// alu_top
module alu_top (
    input             clk,
    input      [15:0] a,
    input      [15:0] b,
    input      [2:0]  opcode,
    input      [1:0]  mode,
    output reg [31:0] result,
    output reg        eq
);
==> flow/config.mk <==
export PLATFORM = sky130hd
export DESIGN_NAME = alu_top
export DESIGN_NICKNAME = alu_top
export VERILOG_FILES = /design/flow/design.v
export SDC_FILE = /design/flow/constraint.sdc
export NUM_CORES = 4
export LEC_CHECK = 0
export CAP_MARGIN = 20
export CORE_MARGIN = 2
export CORE_UTILIZATION = 70
export CTS_CLUSTER_DIAMETER = 363
export MAX_ROUTING_LAYER = met4
export SLEW_MARGIN = 20
==> flow/constraint.sdc <==
create_clock -name core_clock -period 83.8 [get_ports {clk}]
set_input_delay 16.7600 -clock core_clock [delete_from_list [all_inputs] [get_ports {clk}]]
set_output_delay 16.7600 -clock core_clock [all_outputs]
set_load 0.01 [all_outputs]
run.sh (not shown) runs the stock make flow with config.mk's settings and CLKGATE_MAP_FILE=.
The starting point completed, yet does not pass: negative setup slack.
Next try:
- CELL_PAD_IN_SITES_DETAIL_PLACEMENT: not set -> 2
- CORE_UTILIZATION: 70 -> 40
- CTS_CLUSTER_DIAMETER: 363 -> not set
- MAX_ROUTING_LAYER: met4 -> not set
- TNS_END_PERCENT: not set -> 45
- clock period: 83.8 -> 90.0 ns (I/O delays scaled with it)
After rerunning:
- This time the run died in global routing (5_1_grt)
- synthesized cell count stays the same
- die area went up by well over a third
- area after synthesis does not change

---

Setup of alpha:
alu_top again, from the RTL that the note above started with.
==> flow/config.mk <==
export PLATFORM = sky130hd
export DESIGN_NAME = alu_top
export DESIGN_NICKNAME = alu_top
export VERILOG_FILES = /design/flow/design.v
export SDC_FILE = /design/flow/constraint.sdc
export NUM_CORES = 4
export LEC_CHECK = 0
export ABC_AREA = 0
export CAP_MARGIN = 15
export CORE_MARGIN = 2
export CORE_UTILIZATION = 72
export CTS_CLUSTER_DIAMETER = 339
export CTS_CLUSTER_SIZE = 33
export MAX_ROUTING_LAYER = met4
export SETUP_SLACK_MARGIN = 0.66
export SLEW_MARGIN = 20
export TNS_END_PERCENT = 5
==> flow/constraint.sdc <==
create_clock -name core_clock -period 73.8 [get_ports {clk}]
set_input_delay 14.7600 -clock core_clock [delete_from_list [all_inputs] [get_ports {clk}]]
set_output_delay 14.7600 -clock core_clock [all_outputs]
set_load 0.01 [all_outputs]
alpha did not finish; a tool error ended it in 4_1_cts.
For beta, these inputs were changed with respect to alpha:
# alpha
export LEC_CHECK = 0
export ABC_AREA = 0
export CAP_MARGIN = 15
export CORE_MARGIN = 2
export CORE_UTILIZATION = 72
export CTS_CLUSTER_DIAMETER = 339
export CTS_CLUSTER_SIZE = 33
export MAX_ROUTING_LAYER = met4
export SETUP_SLACK_MARGIN = 0.66
export SLEW_MARGIN = 20
export TNS_END_PERCENT = 5
create_clock -name core_clock -period 73.8 [get_ports {clk}]
# beta
export LEC_CHECK = 0
export CAP_MARGIN = 20
export CORE_MARGIN = 2
export CORE_UTILIZATION = 72
export CTS_CLUSTER_DIAMETER = 363
export CTS_CLUSTER_SIZE = 33
export MAX_ROUTING_LAYER = met4
export SLEW_MARGIN = 20
create_clock -name core_clock -period 83.8 [get_ports {clk}]
==> results <==
- Run status, beta: aborted in 5_1_grt, error ODB-0269
- Delta (beta minus alpha): number of placement rows held, die outline width held, estimated wirelength of the detail-placed design went down about 30%.
- Total of flip-flops plus latches after synthesis: alpha vs beta identical
- Reported for beta and alpha, die area turned out identical to the last digit.
- Diff alpha..beta | number of standard cells reported by yosys | unchanged
- From alpha to beta the numbers moved as follows: area of the core flat, number of placed instances, taps included down about 14%.
- beta -> alpha: routability congestion estimate flat
Relative to beta, the following input files were edited for gamma:
# beta
export LEC_CHECK = 0
export CAP_MARGIN = 20
export CORE_MARGIN = 2
export CORE_UTILIZATION = 72
export CTS_CLUSTER_DIAMETER = 363
export CTS_CLUSTER_SIZE = 33
export MAX_ROUTING_LAYER = met4
export SLEW_MARGIN = 20
create_clock -name core_clock -period 83.8 [get_ports {clk}]
# gamma
export LEC_CHECK = 0
export ABC_AREA = 1
export CAP_MARGIN = 20
export CORE_MARGIN = 2
export CORE_UTILIZATION = 72
export CTS_CLUSTER_DIAMETER = 364
export MAX_ROUTING_LAYER = met4
export PLACE_DENSITY_LB_ADDON = 0.2
export SLEW_MARGIN = 20
export TNS_END_PERCENT = 5
create_clock -name core_clock -period 83.8 [get_ports {clk}]
### Flow results
Every stage of the flow completed for gamma, and the final layout passed the timing, design-rule and antenna checks. Compared with beta, gamma shows synthesized cell count that has gone up by more than 10%. The final reports for gamma and beta show pre-CTS setup slack higher in the former. Share of synthesized cell area in and, or, nand and nor gates | gamma above beta.
Input changes introduced in delta (baseline for comparison: gamma):
# gamma
export LEC_CHECK = 0
export ABC_AREA = 1
export CAP_MARGIN = 20
export CORE_MARGIN = 2
export CORE_UTILIZATION = 72
export CTS_CLUSTER_DIAMETER = 364
export MAX_ROUTING_LAYER = met4
export PLACE_DENSITY_LB_ADDON = 0.2
export SLEW_MARGIN = 20
export TNS_END_PERCENT = 5
create_clock -name core_clock -period 83.8 [get_ports {clk}]
# delta
export LEC_CHECK = 0
export CAP_MARGIN = 20
export CORE_MARGIN = 2
export CORE_UTILIZATION = 26
export SLEW_MARGIN = 20
create_clock -name core_clock -period 87.1 [get_ports {clk}]
Results
Run comparison: delta slowest cell on the critical path sky130_fd_sc_hd__or4_4; gamma slowest cell on the critical path sky130_fd_sc_hd__dfxtp_1
Compared with gamma, delta shows a lower cell count listed in synth_stat.txt.
In the tables for gamma and delta, detailed router's first-iteration violation count reads lower with delta.
Summary of delta over gamma: via count of the first global-routing pass now larger, sequential share of layout area comparable.
[delta vs gamma] fraction of area in multi-input gates: higher in delta
delta improves on gamma in via count.
Taking gamma as the reference point, the required time of the critical path of delta rises by 3.35 ns.
NOTE combined area of the multi-input logic cells gamma->delta increased by a few percent
Placer congestion estimate in delta is 6.1% below gamma.
delta vs gamma: non-clock buffer count up by more than a quarter
Going from gamma to delta, number of multi-input logic gates shrinks by 312.
Setup changes, delta to epsilon
# delta
export LEC_CHECK = 0
export CAP_MARGIN = 20
export CORE_MARGIN = 2
export CORE_UTILIZATION = 26
export SLEW_MARGIN = 20
create_clock -name core_clock -period 87.1 [get_ports {clk}]
# epsilon
export LEC_CHECK = 0
export CAP_MARGIN = 20
export CORE_MARGIN = 2
export CORE_UTILIZATION = 40
export SLEW_MARGIN = 20
create_clock -name core_clock -period 90.0 [get_ports {clk}]
==> comparison <==
- The run with more routed wire is delta, not epsilon.
- Side by side, worst setup slack before clock tree synthesis turned out higher in epsilon than in delta.
- In epsilon, post-placement cell count is lower than in delta.
- Between delta and epsilon, the via count is higher for delta.
- Cmp delta and epsilon / global routing usage on met1 / lower: delta
